## PIEZO_reality_and_damedame
module PIEZO_reality_and_damedame(RESETN,CLK_1MHZ,A,T,SONG );
Size in the first run: about 1300 cells after synthesis, roughly 220 flip-flops, ~5 I/O pins, roughly 12000 sq um of cells after synthesis.
make LEC_CHECK=0 CAP_MARGIN=10 CORE_MARGIN=2 CORE_UTILIZATION=72 CTS_CLUSTER_DIAMETER=82 CTS_CLUSTER_SIZE=32 SETUP_SLACK_MARGIN=-0.57 SLEW_MARGIN=40 finish   # period 6.21 ns
run.sh (not shown) runs the stock make flow with config.mk's settings and CLKGATE_MAP_FILE=.
The baseline finished with timing, DRC and antenna clean.
==> next run, changes <==
--- a/flow/config.mk
+++ b/flow/config.mk
@@ -8 +8 @@
-export CAP_MARGIN = 10
+export CAP_MARGIN = 20
@@ -10,5 +10,3 @@
-export CORE_UTILIZATION = 72
-export CTS_CLUSTER_DIAMETER = 82
-export CTS_CLUSTER_SIZE = 32
-export SETUP_SLACK_MARGIN = -0.57
-export SLEW_MARGIN = 40
+export CORE_UTILIZATION = 66
+export CTS_CLUSTER_SIZE = 36
+export SLEW_MARGIN = 20
==> flow/constraint.sdc (replaced) <==
create_clock -name core_clock -period 4.03 [get_ports {CLK_1MHZ}]
set_input_delay 0.8060 -clock core_clock [delete_from_list [all_inputs] [get_ports {CLK_1MHZ}]]
set_output_delay 0.8060 -clock core_clock [all_outputs]
set_load 0.01 [all_outputs]
What happened: The new run finished with timing, DRC and antenna clean. Area after synthesis does not change. Worst setup slack got worse by 1700 ps. Non-clock buffer count climbs by 26. Global-route usage fell by 0.52 points. Cell count climbs by 4.1%. Core utilization came out lower by 2.9 points. Power is higher by 90%. Clock-buffer cell count went up by 23. Maximum frequency rose by 13%. Clock power increases to 2.5 times its value.
==> next run, changes <==
--- a/flow/config.mk
+++ b/flow/config.mk
@@ -10,2 +10,3 @@
-export CORE_UTILIZATION = 66
-export CTS_CLUSTER_SIZE = 36
+export CORE_UTILIZATION = 72
+export CTS_CLUSTER_DIAMETER = 91
+export CTS_CLUSTER_SIZE = 24
==> flow/constraint.sdc (replaced) <==
create_clock -name core_clock -period 3.14 [get_ports {CLK_1MHZ}]
set_input_delay 0.6280 -clock core_clock [delete_from_list [all_inputs] [get_ports {CLK_1MHZ}]]
set_output_delay 0.6280 -clock core_clock [all_outputs]
set_load 0.01 [all_outputs]
Effect: With this change the flow ran to the end with violations: setup timing. Core utilization rises by 14 points. Hold slack gets worse by 77 ps. Power goes up by a little under a tenth. Synthesized cell count stays the same. Global-route usage came out higher by 5.2 points. Via count increases by about a fifth. Wire length goes up by well over a third. Non-clock buffer count climbs by 110. Design area grows by a little under a tenth.
==> next run, changes <==
--- a/flow/config.mk
+++ b/flow/config.mk
@@ -10,3 +10 @@
-export CORE_UTILIZATION = 72
-export CTS_CLUSTER_DIAMETER = 91
-export CTS_CLUSTER_SIZE = 24
+export CORE_UTILIZATION = 40
==> flow/constraint.sdc (replaced) <==
create_clock -name core_clock -period 5.36 [get_ports {CLK_1MHZ}]
set_input_delay 1.0720 -clock core_clock [delete_from_list [all_inputs] [get_ports {CLK_1MHZ}]]
set_output_delay 1.0720 -clock core_clock [all_outputs]
set_load 0.01 [all_outputs]
The new run ran to the end with no violations.
Power decreases by 26%.
Final area decreases by 7.5%.
Die area increases by 77%.
Area after synthesis is unchanged.
Via count decreases by 16%.
==> next run, changes <==
--- a/flow/config.mk
+++ b/flow/config.mk
@@ -10 +10,2 @@
-export CORE_UTILIZATION = 40
+export CORE_UTILIZATION = 70
+export CTS_CLUSTER_SIZE = 24
==> flow/constraint.sdc (replaced) <==
create_clock -name core_clock -period 4.15 [get_ports {CLK_1MHZ}]
set_input_delay 0.8300 -clock core_clock [delete_from_list [all_inputs] [get_ports {CLK_1MHZ}]]
set_output_delay 0.8300 -clock core_clock [all_outputs]
set_load 0.01 [all_outputs]
Global-route usage went up by 15 points.
Setup slack got worse by 960 ps.
Clock-buffer cell count went down by 4.
Power went up by about 30%.
Clock skew stays flat.
Via count went up by about 6%.
Register-to-register slack got worse by 960 ps.
Cell count went down by about 9%.
==> next run, changes <==
--- a/flow/config.mk
+++ b/flow/config.mk
@@ -10,2 +10,2 @@
-export CORE_UTILIZATION = 70
-export CTS_CLUSTER_SIZE = 24
+export CORE_UTILIZATION = 44
+export CTS_CLUSTER_SIZE = 93
==> flow/constraint.sdc (replaced) <==
create_clock -name core_clock -period 8.73 [get_ports {CLK_1MHZ}]
set_input_delay 1.7460 -clock core_clock [delete_from_list [all_inputs] [get_ports {CLK_1MHZ}]]
set_output_delay 1.7460 -clock core_clock [all_outputs]
set_load 0.01 [all_outputs]
Result:
- final area came out higher by 0.43%
- worst setup slack improves by 3300 ps
- global-route usage came out lower by 14 points
- clock power came out lower by 52%
- register-to-register slack improves by 3900 ps
- die size came out higher by about 60%
- cell count came out higher by about 7%
- area after synthesis does not change
- core utilization came out lower by 29 points


== job 1841 ==
PIEZO_reality_and_damedame again, from the RTL that the note above started with.
make LEC_CHECK=0 CAP_MARGIN=20 CORE_MARGIN=2 CORE_UTILIZATION=72 CTS_CLUSTER_DIAMETER=95 CTS_CLUSTER_SIZE=21 HOLD_SLACK_MARGIN=0.3 PLACE_DENSITY_LB_ADDON=0.19 SETUP_SLACK_MARGIN=-0.14 SLEW_MARGIN=20 TNS_END_PERCENT=50 finish   # period 2.98 ns
[flow] job 1841 | stages: complete | final checks: fail | reason: setup timing
Edits applied to the flow inputs when going from job 1841 to job 3219:
- SETUP_SLACK_MARGIN no longer set, was -0.14
- HOLD_SLACK_MARGIN no longer set, was 0.3
- PLACE_DENSITY now 0.66, previously not set
- CTS_CLUSTER_DIAMETER no longer set, was 95
- TNS_END_PERCENT no longer set, was 50
- CTS_CLUSTER_SIZE no longer set, was 21
- PLACE_DENSITY_LB_ADDON no longer set, was 0.19
- the clock period (ns, I/O delays scaled along) now 10.0, was 2.98
Job 3219: no failed stages, no open violations at the end
The first-pass GRT wire length of job 3219 is lower than that of job 1841.
Looking only at area growth from synthesis to layout, and setting everything else aside, the higher value of job 1841 and job 3219 goes to job 1841.
Internal power: job 3219 < job 1841
Inputs modified between job 3219 and job 6442:
- a change of CORE_UTILIZATION from 72 to 70
- a deleted PLACE_DENSITY that had been 0.66
- an added CTS_CLUSTER_SIZE of 22
- an added CTS_CLUSTER_DIAMETER of 349
- a change of the clock period (ns, I/O delays scaled along) from 10.0 to 3.19
Notes after the runs:
| job 6442 | all stages done | FAIL | setup timing |
Compared with job 3219, job 6442 shows a post-route fraction of the period consumed by the critical path that is 52 points higher.
Job 3219 -> job 6442: leakage power figure increased by a few percent
Going from job 3219 to job 6442, worst-case hold slack shrinks by 0.29 ns.
The higher global-route wire length before repair of job 6442 and job 3219 is in job 6442.
Looking only at global-route usage over all layers, and setting everything else aside, the higher value of job 6442 and job 3219 goes to job 6442.
Job 6442 vs job 3219: clock transition at the registers of the reported paths up in job 6442
## Diff of input files: job 9346 against job 6442
- CTS_CLUSTER_SIZE: 22 -> 32
- MAX_ROUTING_LAYER: unset -> met4
- SETUP_SLACK_MARGIN: unset -> 0.63
- CTS_CLUSTER_DIAMETER: 349 -> unset
- CORE_UTILIZATION: 70 -> 72
- CAP_MARGIN: 20 -> 10
- the clock period (ns, I/O delays scaled along): 3.19 -> 6.46
Findings:
Although it ran to completion, job 6442 produced a layout that fails the final checks because of setup timing. Job 9346 was carried through to the last stage, and its layout satisfied the timing, design-rule and antenna checks. Job 9346 vs job 6442 on routed wire length on met3: job 9346 is the lower one. Diff job 6442 -> job 9346 | post-route clock period utilization | decrease of 39 points. [job 9346] global-route wire length before repair fell 4.0% relative to job 6442. primary input to asynchronous set/reset pin as the type of the tightest min-delay check was reported by job 6442, and register to register by job 9346. Job 9346 vs job 6442 — maximum frequency dropped about 23%. Changes observed in job 9346 relative to job 6442: overall routed net length dropped 8.5%; cell count lower; core utilization before placement increased by 2.6 points relative to the old numbers; detailed-route vias per instance roughly the same.


Setup of build 50:
Starting RTL as in the previous note.
make LEC_CHECK=0 CAP_MARGIN=20 CORE_MARGIN=2 CORE_UTILIZATION=72 CTS_CLUSTER_SIZE=32 SLEW_MARGIN=20 finish   # period 6.46 ns
What build 98 does differently from build 50 at the input level:
- a change of CAP_MARGIN from 20 to 10
- an added MAX_ROUTING_LAYER of met4
- an added SETUP_SLACK_MARGIN of 0.53
- an added CTS_CLUSTER_DIAMETER of 200
## What came out
- When the final numbers for build 50 and build 98 were put side by side, the via count turned out to be smaller in build 98.
- When the final numbers for build 50 and build 98 were put side by side, the setup slack after layout turned out to be greater in build 50.
- Sort build 50 and build 98 by clock-buffer cell count, descending, and build 50 comes first.
- Relative to build 50, build 98 improves total power.
- When build 98 is set beside build 50, its cell area turns out to be about 4% smaller.
- Comparing build 50 against build 98, there is no change at all in number of hold-slack violations in the final timing report.
--- input diff build 98..build 51 ---
- a deleted SETUP_SLACK_MARGIN that had been 0.53
- a deleted CTS_CLUSTER_SIZE that had been 32
- a change of CAP_MARGIN from 10 to 20
- a change of CORE_UTILIZATION from 72 to 18
- a deleted MAX_ROUTING_LAYER that had been met4
- a deleted CTS_CLUSTER_DIAMETER that had been 200
- a change of the clock period (ns, I/O delays scaled along) from 6.46 to 5.36
Notes after the runs:
- Going from build 98 to build 51, share of the clock period used by the worst path after layout went up, core utilization at floorplan -56 points, first-pass GRT wire length +1900 um.
- Of build 51 and build 98, the run reporting the lower total power after layout was build 98.
- Changes observed in build 51 relative to build 98: post-route non-filler standard cell count rose 44%; chip height rose about 100%; global routing met1 resource utilization fell 31 points; proportion of power drawn by combinational gates fell 0.5 points; via count normalized by instance count fell 31%.
- Going from build 98 to build 51, the post-route minimum period was found to have gone down by 240 ps.
Here is what was changed in the inputs of build 8 compared with build 51.
- a change of CORE_UTILIZATION from 18 to 40
- a change of the clock period (ns, I/O delays scaled along) from 5.36 to 5.21
Notes after the runs:
Build 51 -> build 8: largest net degree at the start of global routing increased by a little under 10%. Diff build 51 -> build 8 | number of placement rows | down by more than a quarter. Going from build 51 to build 8, the die area was shrunk.
Edits applied to the flow inputs when going from build 8 to build 6:
- a change of the clock period (ns, I/O delays scaled along) from 5.21 to 10.0
Run comparison: build 8 end of the critical path scale[8]; build 6 end of the critical path SONG
Clock network power share was lower in the run labelled build 8.
The final worst slack in build 6 sits 3530 ps above the value recorded for build 8.
Summary of build 6 over build 8: reg-to-reg setup timing slack shows an increase of 4440 ps; sequential cell fraction of total power lower.
Power is estimated from default activity; no workload was simulated.
